==> v32 <==
Design cordic, start of the top module:
module cordic(
        clk_in,
        reset_n,
        ena,
        phase_in,
        phase_out,
        cos_o,
        sin_o
        );
==> flow/config.mk <==
export PLATFORM = sky130hd
export DESIGN_NAME = cordic
export DESIGN_NICKNAME = cordic
export VERILOG_FILES = /design/flow/design.v
export SDC_FILE = /design/flow/constraint.sdc
export NUM_CORES = 4
export LEC_CHECK = 0
export CAP_MARGIN = 20
export CORE_MARGIN = 2
export CORE_UTILIZATION = 57
export CTS_CLUSTER_SIZE = 64
export SLEW_MARGIN = 20
==> flow/constraint.sdc <==
create_clock -name core_clock -period 3.48 [get_ports {clk_in}]
set_input_delay 0.6960 -clock core_clock [delete_from_list [all_inputs] [get_ports {clk_in}]]
set_output_delay 0.6960 -clock core_clock [all_outputs]
set_load 0.01 [all_outputs]
run.sh (not shown) runs the stock make flow with config.mk's settings and CLKGATE_MAP_FILE=.
==> v8 (differences from v32) <==
--- a/flow/config.mk
+++ b/flow/config.mk
@@ -7,6 +7,11 @@
 export LEC_CHECK = 0
-export CAP_MARGIN = 20
-export CORE_MARGIN = 2
-export CORE_UTILIZATION = 57
-export CTS_CLUSTER_SIZE = 64
+export ABC_AREA = 0
+export CAP_MARGIN = 25
+export CELL_PAD_IN_SITES_DETAIL_PLACEMENT = 0
+export CORE_ASPECT_RATIO = 1.59
+export CORE_MARGIN = 7
+export CORE_UTILIZATION = 40
+export GPL_TIMING_DRIVEN = 1
+export MAX_ROUTING_LAYER = met4
+export MIN_ROUTING_LAYER = met2
 export SLEW_MARGIN = 20
==> flow/constraint.sdc (replaced) <==
create_clock -name core_clock -period 5.0 [get_ports {clk_in}]
set_input_delay 1.0000 -clock core_clock [delete_from_list [all_inputs] [get_ports {clk_in}]]
set_output_delay 1.0000 -clock core_clock [all_outputs]
set_load 0.01 [all_outputs]
==> comparison table <==
Run status: v8 no timing/DRC/antenna violations; v32 finished with violations
Violated checks: v8 -; v32 setup timing
Insertion delay at the late pin of the worst-skew pair: v8 680 ps; v32 660 ps
Required time reported for the critical path endpoint: v8 5480 ps; v32 3990 ps
Weighted congestion at the end of routability-driven global placement: v8 1.13; v32 0.893
Detail-routed via count per cell: v8 7.61; v32 5.53
Fin crit share: v8 91.5%; v32 102%
CLK BUF: v8 73; v32 79
Routed len/inst: v8 19.3 um; v32 15.7 um
Pre-CTS setup slack: v8 207 ps; v32 -448 ps
Post-CTS Setup Repair Bufs: v8 0; v32 21
Inserted Diodes: v8 3; v32 0
Post-detailed-placement cell area: v8 0.0387 mm2; v32 0.0417 mm2
Crit path setup slack, layout: v8 423 ps; v32 -80.3 ps
First-pass iteration count of the detailed router: v8 10; v32 7
Rows: v8 139; v32 92

---

==> 12-13 <==
==> flow/design.v <==
module cordic(
        clk_in,
        reset_n,
        ena,
        phase_in,
        phase_out,
        cos_o,
        sin_o
        );
  parameter dat_width = 16, pha_width =16, pipeline = 10;
  input clk_in, reset_n, ena;
  input [pha_width-1 : 0] phase_in;
  output [pha_width-1 : 0] phase_out;
  output [dat_width-1 : 0] cos_o, sin_o;
  reg [dat_width-1 : 0] x[pipeline :0];
  reg [dat_width-1 : 0] y[pipeline :0];
  reg [pha_width-1 : 0] z[pipeline :0];
  reg [pha_width-1 : 0] phase_tmp[pipeline :0];
  wire [dat_width-1:0] amp;
  wire [pha_width-1:0] atan [32:0];
  assign amp = 32'd1304065887 >>(32-dat_width);       
  assign atan[0] = 32'd536870912 >>(32-pha_width);    
	assign atan[1] = 32'd316933407 >>(32-pha_width);    
	assign atan[2]	= 32'd167458907 >>(32-pha_width);    
	assign atan[3]= 32'd85004756 >>(32-pha_width);      
	assign atan[4]= 32'd42667331 >>(32-pha_width);      
	assign atan[5]= 32'd21354465 >>(32-pha_width);      
	assign atan[6]= 32'd10679838 >>(32-pha_width);      
	assign atan[7]= 32'd5340245 >>(32-pha_width);       
	assign atan[8]= 32'd2670163 >>(32-pha_width);       
	assign atan[9]= 32'd1335087 >>(32-pha_width);       
	assign atan[10]= 32'd667544 >>(32-pha_width);       
	assign atan[11]= 32'd333772 >>(32-pha_width);       
	assign atan[12]= 32'd166886 >>(32-pha_width);       
	assign atan[13]= 32'd83443 >>(32-pha_width);       
	assign atan[14]= 32'd41722 >>(32-pha_width);       
	assign atan[15]= 32'd20861 >>(32-pha_width);       
	assign atan[16]= 32'd10430 >>(32-pha_width);       
	assign atan[17]= 32'd5215 >>(32-pha_width);       
	assign atan[18]= 32'd2608 >>(32-pha_width);       
	assign atan[19]= 32'd1304 >>(32-pha_width);       
	assign atan[20]= 32'd652 >>(32-pha_width);       
	assign atan[21]= 32'd326 >>(32-pha_width);      
	assign atan[22]= 32'd163 >>(32-pha_width);
	assign atan[23]= 32'd81 >>(32-pha_width);
	assign atan[24]= 32'd41 >>(32-pha_width);
	assign atan[25]= 32'd20 >>(32-pha_width);
	assign atan[26]= 32'd10 >>(32-pha_width);
	assign atan[27]= 32'd5 >>(32-pha_width);
	assign atan[28]= 32'd3 >>(32-pha_width);
	assign atan[29]= 32'd1 >>(32-pha_width);
	assign atan[30]= 32'd1 >>(32-pha_width);
	assign atan[31]= 32'd0 >>(32-pha_width);
	assign atan[32]= 32'd0 >>(32-pha_width);
always @(posedge clk_in )
begin
  if( !reset_n )   
  begin
     x[0] <= 0;
      y[0] <= 0;
      z[0] <= 0;
      phase_tmp[0] <=  0;
  end
  else
  begin
      x[0] <= amp;
      y[0] <= 0;
      z[0] <= { 2'b0, phase_in[pha_width-3 : 0]};
      phase_tmp[0] <=  phase_in;                  
  end    
end
genvar i;
  wire [dat_width-1 : 0] x_tmp[pipeline-1 :0];
  wire [dat_width-1 : 0] y_tmp[pipeline-1 :0];
  wire [pha_width-1 : 0] z_tmp[pipeline-1 :0];
generate for(i=1;i<=pipeline;i=i+1) begin:cordic_core  
  cordic_step #(dat_width,pha_width,i) cordic_step_inst(x[i-1],y[i-1],z[i-1],atan[i-1],x_tmp[i-1],y_tmp[i-1],z_tmp[i-1]);
  always @(posedge clk_in)
  begin
   if(!reset_n)
   begin
      x[i] <= 0;
      y[i] <= 0;
      z[i] <= 0;
      phase_tmp[i]<=0;
   end
   else 
   begin             
      x[i] <= x_tmp[i-1];     
      y[i] <= y_tmp[i-1];     
      z[i] <= z_tmp[i-1]; 
      phase_tmp[i] <= phase_tmp[i-1];      
   end        
  end
end
endgenerate
reg [dat_width-1 : 0] cos_o, sin_o;
reg [pha_width-1 : 0] phase_out;
wire [pha_width-1:0] quad_tmp;
wire [1:0] quad;
assign quad_tmp = phase_tmp[pipeline];
assign quad = quad_tmp[pha_width-1: pha_width-2];
wire [dat_width-1 : 0] x_o_wire, y_o_wire;
wire [dat_width-1 : 0] x_o_wire_tmp, y_o_wire_tmp;
assign x_o_wire_tmp = x[pipeline];
assign y_o_wire_tmp = y[pipeline];
assign x_o_wire = x_o_wire_tmp[dat_width-1] ? {(dat_width){1'b0}} : x[pipeline];
assign y_o_wire = y_o_wire_tmp[dat_width-1] ? {(dat_width){1'b0}} : y[pipeline];
always @(posedge clk_in)
begin
  if( !reset_n)
  begin
    cos_o <= 0;
    sin_o <= 0;
    phase_out <= 0;    
  end
  else    
  begin
    case( quad[1:0] )
      2'b00:begin
            cos_o <= x_o_wire; 
            sin_o <= y_o_wire; 
            end
      2'b01:begin
            cos_o <= ~y_o_wire + 1'b1;
            sin_o <= x_o_wire;
            end
      2'b10:begin
            cos_o <= ~x_o_wire + 1'b1;
            sin_o <= ~y_o_wire + 1'b1;
            end
      2'b11:begin
            cos_o <= y_o_wire;
            sin_o <= ~x_o_wire + 1'b1;
            end
      default:begin
            cos_o <= x_o_wire;
            sin_o <= y_o_wire;
            end
    endcase
    phase_out <= phase_tmp[pipeline];
  end
end
endmodule
module cordic_step(
  dat_a,
  dat_b,
  dat_c,
  dat_pha,
  out_a,
  out_b,
  out_c
  );
  parameter dat_width = 16, pha_width = 16, pipe_index = 3;
  input [dat_width-1:0] dat_a, dat_b;
  input [pha_width-1:0] dat_c;
  input [pha_width-1:0] dat_pha;
  output[dat_width-1:0] out_a, out_b;
  output [pha_width-1:0] out_c;
  wire [dat_width:0] out_a_tmp1, out_a_tmp2, out_a_tmp3, out_b_tmp1, out_b_tmp2, out_b_tmp3;
  wire [pha_width-1:0] out_c_tmp1,out_c_tmp2 ;
  wire [1:0] ov_a,ov_b;
generate
  if(pipe_index == 6'b1 )
  begin
    assign out_a_tmp1 = { dat_a[dat_width-1], dat_a} + { dat_b[dat_width-1], dat_b};
    assign out_b_tmp1 = { dat_b[dat_width-1], dat_b} - { dat_a[dat_width-1], dat_a};
    assign out_c_tmp1 = dat_c + dat_pha;
    assign out_a_tmp2 = { dat_a[dat_width-1], dat_a} - { dat_b[dat_width-1], dat_b};
    assign out_b_tmp2 = { dat_b[dat_width-1], dat_b} + { dat_a[dat_width-1], dat_a};
    assign out_c_tmp2 = dat_c - dat_pha;
  end
  else
  begin
     assign out_a_tmp1 = { dat_a[dat_width-1], dat_a} + { { (pipe_index){dat_b[dat_width-1]} }, dat_b[dat_width-1: (pipe_index-1)] } ;
     assign out_b_tmp1 = { dat_b[dat_width-1], dat_b} - { { (pipe_index){dat_a[dat_width-1]} }, dat_a[dat_width-1: (pipe_index-1)] } ;
     assign out_c_tmp1 = dat_c + dat_pha;
     assign out_a_tmp2 = { dat_a[dat_width-1], dat_a} - { { (pipe_index){dat_b[dat_width-1]} }, dat_b[dat_width-1: (pipe_index-1)] } ;
     assign out_b_tmp2 = { dat_b[dat_width-1], dat_b} + { { (pipe_index){dat_a[dat_width-1]} }, dat_a[dat_width-1: (pipe_index-1)] } ;
     assign out_c_tmp2 = dat_c - dat_pha;
  end
  assign out_a_tmp3 = dat_c[pha_width-1] ? out_a_tmp1 :out_a_tmp2;
  assign out_b_tmp3 = dat_c[pha_width-1] ? out_b_tmp1 :out_b_tmp2;
endgenerate
  assign ov_a = out_a_tmp3[dat_width:dat_width-1];
  assign ov_b = out_b_tmp3[dat_width:dat_width-1];
  assign out_a = ~^ ov_a ? (out_a_tmp3[dat_width-1:0]):(ov_a[1] ? {1'b1, {(dat_width-1){1'b0}} } : {1'b0, {(dat_width-1){1'b1}} } );
  assign out_b = ~^ ov_b ? (out_b_tmp3[dat_width-1:0]):(ov_b[1] ? {1'b1, {(dat_width-1){1'b0}} } : {1'b0, {(dat_width-1){1'b1}} } );
  assign out_c = dat_c[pha_width-1] ? out_c_tmp1 :out_c_tmp2;
endmodule
==> flow/run.sh <==
#!/bin/bash
# the make line also repeats each setting of config.mk as NAME=value (left out here)
make -C /OpenROAD-flow-scripts/flow DESIGN_CONFIG=/design/flow/config.mk WORK_HOME=/design/flow/orfs CLKGATE_MAP_FILE= finish
==> flow/config.mk <==
export PLATFORM = sky130hd
export DESIGN_NAME = cordic
export DESIGN_NICKNAME = cordic
export VERILOG_FILES = /design/flow/design.v
export SDC_FILE = /design/flow/constraint.sdc
export NUM_CORES = 4
export LEC_CHECK = 0
export ABC_AREA = 1
export CAP_MARGIN = 20
export CELL_PAD_IN_SITES_DETAIL_PLACEMENT = 0
export CORE_MARGIN = 2
export CORE_UTILIZATION = 71
export GPL_TIMING_DRIVEN = 1
export MIN_ROUTING_LAYER = met1
export SETUP_SLACK_MARGIN = -0.26
export SLEW_MARGIN = 20
==> flow/constraint.sdc <==
create_clock -name core_clock -period 2.61 [get_ports {clk_in}]
set_input_delay 0.5220 -clock core_clock [delete_from_list [all_inputs] [get_ports {clk_in}]]
set_output_delay 0.5220 -clock core_clock [all_outputs]
set_load 0.01 [all_outputs]
==> 04-07: changes against 12-13 <==
==> flow/config.mk (replaced) <==
export PLATFORM = sky130hd
export DESIGN_NAME = cordic
export DESIGN_NICKNAME = cordic
export VERILOG_FILES = /design/flow/design.v
export SDC_FILE = /design/flow/constraint.sdc
export NUM_CORES = 4
export LEC_CHECK = 0
export ABC_AREA = 1
export CAP_MARGIN = 20
export CORE_MARGIN = 2
export CORE_UTILIZATION = 58
export SLEW_MARGIN = 20
==> flow/constraint.sdc (replaced) <==
create_clock -name core_clock -period 3.84 [get_ports {clk_in}]
set_input_delay 0.7680 -clock core_clock [delete_from_list [all_inputs] [get_ports {clk_in}]]
set_output_delay 0.7680 -clock core_clock [all_outputs]
set_load 0.01 [all_outputs]
==> 04-25: changes against 12-13 <==
--- a/flow/config.mk
+++ b/flow/config.mk
@@ -10,7 +10,8 @@
 export CELL_PAD_IN_SITES_DETAIL_PLACEMENT = 0
 export CORE_MARGIN = 2
-export CORE_UTILIZATION = 71
+export CORE_UTILIZATION = 66
 export GPL_TIMING_DRIVEN = 1
+export HOLD_SLACK_MARGIN = 0.29
 export MIN_ROUTING_LAYER = met1
-export SETUP_SLACK_MARGIN = -0.26
+export SETUP_SLACK_MARGIN = -0.25
 export SLEW_MARGIN = 20
==> flow/constraint.sdc (replaced) <==
create_clock -name core_clock -period 2.52 [get_ports {clk_in}]
set_input_delay 0.5040 -clock core_clock [delete_from_list [all_inputs] [get_ports {clk_in}]]
set_output_delay 0.5040 -clock core_clock [all_outputs]
set_load 0.01 [all_outputs]
==> summary of the runs <==
- 12-13 stopped in global routing, error GRT-0232. 04-25 finished but fails on max-capacitance violations, max-slew violations, negative setup slack. 04-07 ran to the end with no violations.
- Clock skew: 04-07 is lower than 04-25 (0.013 ns).
- In synthesized cell count, 12-13 and 04-07 do not differ.
- In 04-25 the routed wire length is larger than in 04-07, by about 70%.
- Against 04-25, the cell area of 04-07 is lower by about 20%.
- Non-clock buffer count: 04-07 is lower than 04-25 (954).
- Flip-flop count is the same in 04-07 and 04-25.
- Critical path depth: 04-07 is lower than 04-25 (1).
==> figures <==
metric                                                                          04-07                                                                  04-25                      12-13
Result of the run                                    no timing/DRC/antenna violations                                                        failed layout checks  aborted with a tool error
Failing step                                                                        -                                                                      -             global routing
Violated checks                                                                     -  max-capacitance violations, max-slew violations, negative setup slack                          -
Minimum hold slack                                                           0.398 ns                                                               0.330 ns                          -
Most common cell type on the critical path                                    nand2_1                                                                nand2_1                          -
Critical Path Source                                                         x[8][12]                                                                x[8][8]                          -
Hold endpoint                                                         phase_tmp[3][8]                                                                z[0][6]                          -
End of the worst register-to-register path                                    y[9][2]                                                               y[9][12]                          -
Multi-input logic cell count                                                     4274                                                                   4288                          -
Routability congestion estimate                                                 0.935                                                                  0.964                       1.05
Comb area                                                                   24300 um2                                                              28300 um2                          -
Share of final layout cell area taken by clock buffers and inverters           0.0504                                                                 0.0394                          -
# resized after CTS                                                                 0                                                                    346                        288
Antenna diodes                                                                      0                                                                      8                          -
Data required time of the critical path                                       4.43 ns                                                                3.15 ns                          -
